==> inputs of build 63 <==
==> flow/design.v <==
module Control(
    input  [5:0] opcode,
    output reg RegDst, Branch, MemRead, MemtoReg,
    output reg [1:0] ALUOp,
    output reg MemWrite, ALUSrc, RegWrite
);
    always @(*) begin
        case (opcode)
            6'b000000: begin  
                RegDst   = 1;
                ALUSrc   = 0;
                MemtoReg = 0;
                RegWrite = 1;
                MemRead  = 0;
                MemWrite = 0;
                Branch   = 0;
                ALUOp    = 2'b10;
            end
            6'b100011: begin  
                RegDst   = 0;
                ALUSrc   = 1;
                MemtoReg = 1;
                RegWrite = 1;
                MemRead  = 1;
                MemWrite = 0;
                Branch   = 0;
                ALUOp    = 2'b00;
            end
            6'b101011: begin  
                RegDst   = 0;
                ALUSrc   = 1;
                MemtoReg = 0;
                RegWrite = 0;
                MemRead  = 0;
                MemWrite = 1;
                Branch   = 0;
                ALUOp    = 2'b00;
            end
            6'b000100: begin  
                RegDst   = 0;
                ALUSrc   = 0;
                MemtoReg = 0;
                RegWrite = 0;
                MemRead  = 0;
                MemWrite = 0;
                Branch   = 1;
                ALUOp    = 2'b01;
            end
            default: begin
                RegDst   = 0;
                ALUSrc   = 0;
                MemtoReg = 0;
                RegWrite = 0;
                MemRead  = 0;
                MemWrite = 0;
                Branch   = 0;
                ALUOp    = 2'b00;
            end
        endcase
    end
endmodule
module ALUControl(
    input  [1:0] ALUOp,
    input  [5:0] funct,
    output reg [3:0] ALUControl
);
    always @(*) begin
        casex ({ALUOp, funct})
            8'b10_100000: ALUControl = 4'b0010;  
            8'b10_100010: ALUControl = 4'b0110;  
            8'b10_100100: ALUControl = 4'b0000;  
            8'b10_100101: ALUControl = 4'b0001;  
            8'b10_101010: ALUControl = 4'b0111;  
            8'b00_xxxxxx: ALUControl = 4'b0010;  
            8'b01_xxxxxx: ALUControl = 4'b0110;  
            default:      ALUControl = 4'b0000;
        endcase
    end
endmodule
module ALU(
    input  [31:0] A,
    input  [31:0] B,
    input  [3:0]  ALUControl,
    output reg [31:0] Result,
    output Zero
);
    assign Zero = (Result == 0);
    always @(*) begin
        case (ALUControl)
            4'b0010: Result = A + B;            
            4'b0110: Result = A - B;            
            4'b0000: Result = A & B;            
            4'b0001: Result = A | B;            
            4'b0111: Result = (A < B) ? 1 : 0;  
            default: Result = 0;
        endcase
    end
endmodule
`timescale 1ns / 1ps
module Get_Instruction(
    input  [31:0] instruction,
    output [5:0] opcode,
    output reg [4:0] rs,
    output reg [4:0] rt,
    output reg [4:0] rd,
    output reg [4:0] shamt,
    output reg [5:0] funct,
    output reg [15:0] immediate,
    output reg isRtype,
    output reg isItype
);
assign opcode = instruction[31:26];
always @(*) begin
    if (opcode == 6'b000000) begin 
        isRtype   = 1'b1;
        isItype   = 1'b0;
        rs        = instruction[25:21];
        rt        = instruction[20:16];
        rd        = instruction[15:11];
        shamt     = instruction[10:6];
        funct     = instruction[5:0];
        immediate = 16'b0;
    end else begin
        isRtype   = 1'b0;
        isItype   = 1'b1;
        rs        = instruction[25:21];
        rt        = instruction[20:16];
        immediate = instruction[15:0];
        rd        = 5'b0;
        shamt     = 5'b0;
        funct     = 6'b0;
    end
end
endmodule 
`timescale 1ns / 1ps
module getoperands(
    output [31:0] operand1,
    output [31:0] operand2,
    input  [4:0] rs,
    input  [4:0] rt,
    input  [4:0] rd,
    input  [31:0] write_data,
    input  RegDst,
    input  RegWrite,
    input  ALUSrc,           
    input  clk
);
    reg [31:0] registers [0:31];
    wire [4:0] write_reg = (RegDst == 1) ? rd : rt;
    assign operand1 = (rs == 5'd0) ? 32'd0 : registers[rs];
    assign operand2 = (ALUSrc == 1) ? 32'd0 : ((rt == 5'd0) ? 32'd0 : registers[rt]);
    always @(posedge clk) begin
        if (RegWrite && write_reg != 5'd0)
            registers[write_reg] <= write_data;
    end
endmodule
module branch_datapath (
    input  wire [31:0] PC,
    input  wire [31:0] reg1,
    input  wire [31:0] reg2,
    input  wire [15:0] imm,
    input  wire        Branch,
    output wire [31:0] nextPC,
    output wire        Zero,
    output wire        BranchTaken
);
    wire [31:0] PC_plus4;
    wire [31:0] imm_ext;
    wire [31:0] imm_shift;
    wire [31:0] branch_addr;
    wire [31:0] alu_result;
    assign PC_plus4   = PC + 32'd4;
    assign imm_ext    = {{16{imm[15]}}, imm};
    assign imm_shift  = imm_ext << 2;
    assign branch_addr = PC_plus4 + imm_shift;
    assign alu_result = reg1 - reg2;
    assign Zero       = (alu_result == 32'd0);
    assign BranchTaken = Branch & Zero;
    assign nextPC     = BranchTaken ? branch_addr : PC_plus4;
endmodule
module mips_core (
    input  wire        clk,
    input  wire        reset,
    output wire [31:0] imem_addr,
    input  wire [31:0] imem_data,
    output wire [31:0] dmem_addr,
    output wire [31:0] dmem_wdata,
    output wire        dmem_we,
    output wire        dmem_re,
    input  wire [31:0] dmem_rdata
);
    reg  [31:0] PC;
    wire [31:0] nextPC;
    wire [5:0]  opcode, funct;
    wire [4:0]  rs, rt, rd, shamt;
    wire [15:0] immediate;
    wire        isRtype, isItype;
    wire RegDst, Branch, MemRead, MemtoReg, MemWrite, ALUSrc, RegWrite;
    wire [1:0]  ALUOp;
    wire [3:0]  ALUCtl;
    wire [31:0] reg1, reg2, alu_b, alu_result, write_back;
    wire        alu_zero, br_zero, br_taken;
    always @(posedge clk or posedge reset) begin
        if (reset)
            PC <= 32'b0;
        else
            PC <= nextPC;
    end
    assign imem_addr = PC;
    Get_Instruction GI (
        .instruction(imem_data),
        .opcode(opcode),
        .rs(rs),
        .rt(rt),
        .rd(rd),
        .shamt(shamt),
        .funct(funct),
        .immediate(immediate),
        .isRtype(isRtype),
        .isItype(isItype)
    );
    Control CTRL (
        .opcode(opcode),
        .RegDst(RegDst),
        .Branch(Branch),
        .MemRead(MemRead),
        .MemtoReg(MemtoReg),
        .ALUOp(ALUOp),
        .MemWrite(MemWrite),
        .ALUSrc(ALUSrc),
        .RegWrite(RegWrite)
    );
    ALUControl ALUCTRL (
        .ALUOp(ALUOp),
        .funct(funct),
        .ALUControl(ALUCtl)
    );
    getoperands RF (
        .operand1(reg1),
        .operand2(reg2),
        .rs(rs),
        .rt(rt),
        .rd(rd),
        .write_data(write_back),
        .RegDst(RegDst),
        .RegWrite(RegWrite),
        .ALUSrc(1'b0),
        .clk(clk)
    );
    assign alu_b = ALUSrc ? {{16{immediate[15]}}, immediate} : reg2;
    ALU ALU0 (
        .A(reg1),
        .B(alu_b),
        .ALUControl(ALUCtl),
        .Result(alu_result),
        .Zero(alu_zero)
    );
    branch_datapath BD (
        .PC(PC),
        .reg1(reg1),
        .reg2(reg2),
        .imm(immediate),
        .Branch(Branch),
        .nextPC(nextPC),
        .Zero(br_zero),
        .BranchTaken(br_taken)
    );
    assign dmem_addr  = alu_result;
    assign dmem_wdata = reg2;
    assign dmem_we    = MemWrite;
    assign dmem_re    = MemRead;
    assign write_back = MemtoReg ? dmem_rdata : alu_result;
endmodule
==> flow/run.sh <==
#!/bin/bash
# the make line also repeats each setting of config.mk as NAME=value (left out here)
make -C /OpenROAD-flow-scripts/flow DESIGN_CONFIG=/design/flow/config.mk WORK_HOME=/design/flow/orfs CLKGATE_MAP_FILE= finish
==> flow/config.mk <==
export PLATFORM = sky130hd
export DESIGN_NAME = mips_core
export DESIGN_NICKNAME = mips_core
export VERILOG_FILES = /design/flow/design.v
export SDC_FILE = /design/flow/constraint.sdc
export NUM_CORES = 4
export LEC_CHECK = 0
export CAP_MARGIN = 20
export CORE_ASPECT_RATIO = 0.55
export CORE_MARGIN = 2
export CORE_UTILIZATION = 65
export CTS_CLUSTER_SIZE = 52
export PLACE_DENSITY_LB_ADDON = 0.04
export SETUP_SLACK_MARGIN = -0.53
export SLEW_MARGIN = 35
==> flow/constraint.sdc <==
create_clock -name core_clock -period 5.47 [get_ports {clk}]
set_input_delay 1.0940 -clock core_clock [delete_from_list [all_inputs] [get_ports {clk}]]
set_output_delay 1.0940 -clock core_clock [all_outputs]
set_load 0.01 [all_outputs]
==> inputs of build 70, as changes to build 63 <==
CORE_ASPECT_RATIO = default   (was 0.55)
CORE_UTILIZATION = 40   (was 65)
CTS_CLUSTER_SIZE = default   (was 52)
PLACE_DENSITY = 0.6   (was default)
PLACE_DENSITY_LB_ADDON = default   (was 0.04)
SETUP_SLACK_MARGIN = -0.71   (was -0.53)
SLEW_MARGIN = 20   (was 35)
==> flow/constraint.sdc (replaced) <==
create_clock -name core_clock -period 6.92 [get_ports {clk}]
set_input_delay 1.3840 -clock core_clock [delete_from_list [all_inputs] [get_ports {clk}]]
set_output_delay 1.3840 -clock core_clock [all_outputs]
set_load 0.01 [all_outputs]
==> run summary <==
outcome = complete, but fails checks
Failed Checks = negative setup slack
Die Footprint = 147000 µm²
final setup violation count = 28
met3 wire len = 18.6 mm
switching part of the total = 0.287
setup ws final = -0.996 ns
Seq group = 7.81 mW
design area = 72600 µm²
Critical Path Max Stage Delay = 0.52 ns
combinational power share = 0.271
The numbers above come from build 70.

==> run summary <==
Critical Path Max Stage Delay = 0.85 ns
Failed Checks = negative setup slack
combinational power share = 0.320
setup ws final = -2.00 ns
final setup violation count = 831
Seq group = 9.90 mW
outcome = complete, but fails checks
met3 wire len = 49.4 mm
The numbers above come from build 63.

Power and IR drop assume default switching activity.
